// mul
module mul
(
    input rst,
    input clk,
    input sign,
    input [31:0] x,
    input [31:0] y,
    output [63:0] result
);
wire [63:0] ex_x;
wire [33:0] ex_y;
assign ex_x = sign ? {{32{x[31]}},x} : {32'b0,x};
assign ex_y = sign ? {{2{y[31]}},y} : {2'b0,y};
wire [16:0] carry;
wire [63:0] part_res [16:0];
BoothInterBase ufirst_BoothInterBase(
        .y({ex_y[1:0],1'b0}), 
        .x(ex_x), 
        .p(part_res[0]), 
        .c(carry[0])
    );
generate
    genvar i;
    for(i=2;i<=32;i=i+2) begin
        BoothInterBase ui_BoothInterBase(
            .y(ex_y[i+1:i-1]),
            .x(ex_x<<i),
            .p(part_res[i>>1]),
            .c(carry[i>>1])
        );
    end
endgenerate
reg [16:0] carry_stage;
reg [16:0] part_res_stage [63:0];
integer m,n;
always @(posedge clk or posedge rst) begin
    if(rst) begin
        carry_stage <= 17'b0;
        for(m=0;m<64;m=m+1) begin
            part_res_stage [m] <= 17'b0;
        end
    end
    else begin
        carry_stage <= carry;
        for(m=0;m<64;m=m+1) begin
            for(n=0;n<17;n=n+1) begin
                part_res_stage[m][n] <= part_res[n][m];
            end
        end
    end
end
wire [13:0] wallace_carry [64:0];
wire [63:0] c_res,s_res;
wallace17 ufirst_wallace17(
        .in_data(part_res_stage[0]), 
        .cin(carry_stage[13:0]), 
        .cout(wallace_carry[1]),
        .c(c_res[0]),
        .s(s_res[0])
    );
generate
    genvar k;
    for(k=1;k<64;k=k+1) begin
        wallace17 ufirst_wallace17(
            .in_data(part_res_stage[k]), 
            .cin(wallace_carry[k]), 
            .cout(wallace_carry[k+1]),
            .c(c_res[k]),
            .s(s_res[k])
        );
    end
endgenerate
assign result = s_res + {c_res[62:0],carry_stage[14]} + carry_stage[15];
endmodule
Size in the first run: ~6,400 cells after synthesis, roughly 53,000 um2 of cells after synthesis.
Settings: LEC_CHECK=0, ABC_AREA=1, CAP_MARGIN=20, CORE_MARGIN=2, CORE_UTILIZATION=64, CTS_CLUSTER_SIZE=99, SLEW_MARGIN=20; clock period 6.56 ns.
run.sh (not shown) runs the stock make flow with config.mk's settings and CLKGATE_MAP_FILE=.
The first run completed and failed the layout checks on setup timing.
Then changed:
ABC_AREA = not set   (was 1)
CORE_UTILIZATION = 72   (was 64)
CTS_CLUSTER_SIZE = not set   (was 99)
MAX_ROUTING_LAYER = met4   (was not set)
PLACE_DENSITY_LB_ADDON = 0.28   (was not set)
SETUP_SLACK_MARGIN = 1.36   (was not set)
clock period = 8.34 ns   (was 6.56 ns; I/O delays follow)
=> The changed run reached the layout checks and failed them: setup timing; global-route usage goes up by 1.3 points; hold slack improved by 410 ps; via count goes down by about a fifth; worst setup slack improved by 240 ps.


## v17
Starting RTL as in the previous note.
Settings: LEC_CHECK=0, ABC_AREA=1, CAP_MARGIN=0, CORE_ASPECT_RATIO=0.9, CORE_MARGIN=2, CORE_UTILIZATION=72, CTS_CLUSTER_SIZE=36, HOLD_SLACK_MARGIN=0.27, MAX_ROUTING_LAYER=met4, PLACE_DENSITY_LB_ADDON=0.02, SETUP_SLACK_MARGIN=1.6, SLEW_MARGIN=20; clock period 5.5 ns.
What the final checks of v17 revealed, after a flow that finished every stage, was a layout that fails on negative setup slack.
Relative to v17, the following input files were edited for v19:
- HOLD_SLACK_MARGIN: 0.27 -> 0.29
- PLACE_DENSITY_LB_ADDON: 0.02 -> unset
- PLACE_DENSITY: unset -> 0.35
- CTS_CLUSTER_SIZE: 36 -> 55
- SETUP_SLACK_MARGIN: 1.6 -> 1.29
- CAP_MARGIN: 0 -> 20
- MAX_ROUTING_LAYER: met4 -> unset
- ABC_AREA: 1 -> unset
- CORE_ASPECT_RATIO: 0.9 -> unset
- the clock period (ns, I/O delays scaled along): 5.5 -> 8.26
### Flow results
The higher arithmetic-cell share of the synthesized area counting full adders, half adders and majority gates of v17 and v19 is in v19. Number of fillers in the final layout: higher on v19. Each of v17 and v19 falls short of a clean finish. In v19 the implementation completed, yet the final layout does not meet the checks, the culprit being negative setup slack. No crash in v17: every stage finished, but the layout fails its final checks due to negative setup slack.
[inputs] v44 vs v19
- a deleted PLACE_DENSITY that had been 0.35
- a change of CORE_UTILIZATION from 72 to 40
- a deleted SETUP_SLACK_MARGIN that had been 1.29
- a deleted HOLD_SLACK_MARGIN that had been 0.29
- a deleted CTS_CLUSTER_SIZE that had been 55
- a change of the clock period (ns, I/O delays scaled along) from 8.26 to 10.0
--- outcome ---
- v44 | status: complete | timing, DRC, antenna: pass
- Max via count of the first global-routing pass across v19 and v44: v19
- [compare] base=v19 new=v44: core utilization before placement down 33 points; critical-path maximum fanout now larger; layout buffer count excluding clock buffers decreased by about 50% relative to the old numbers.
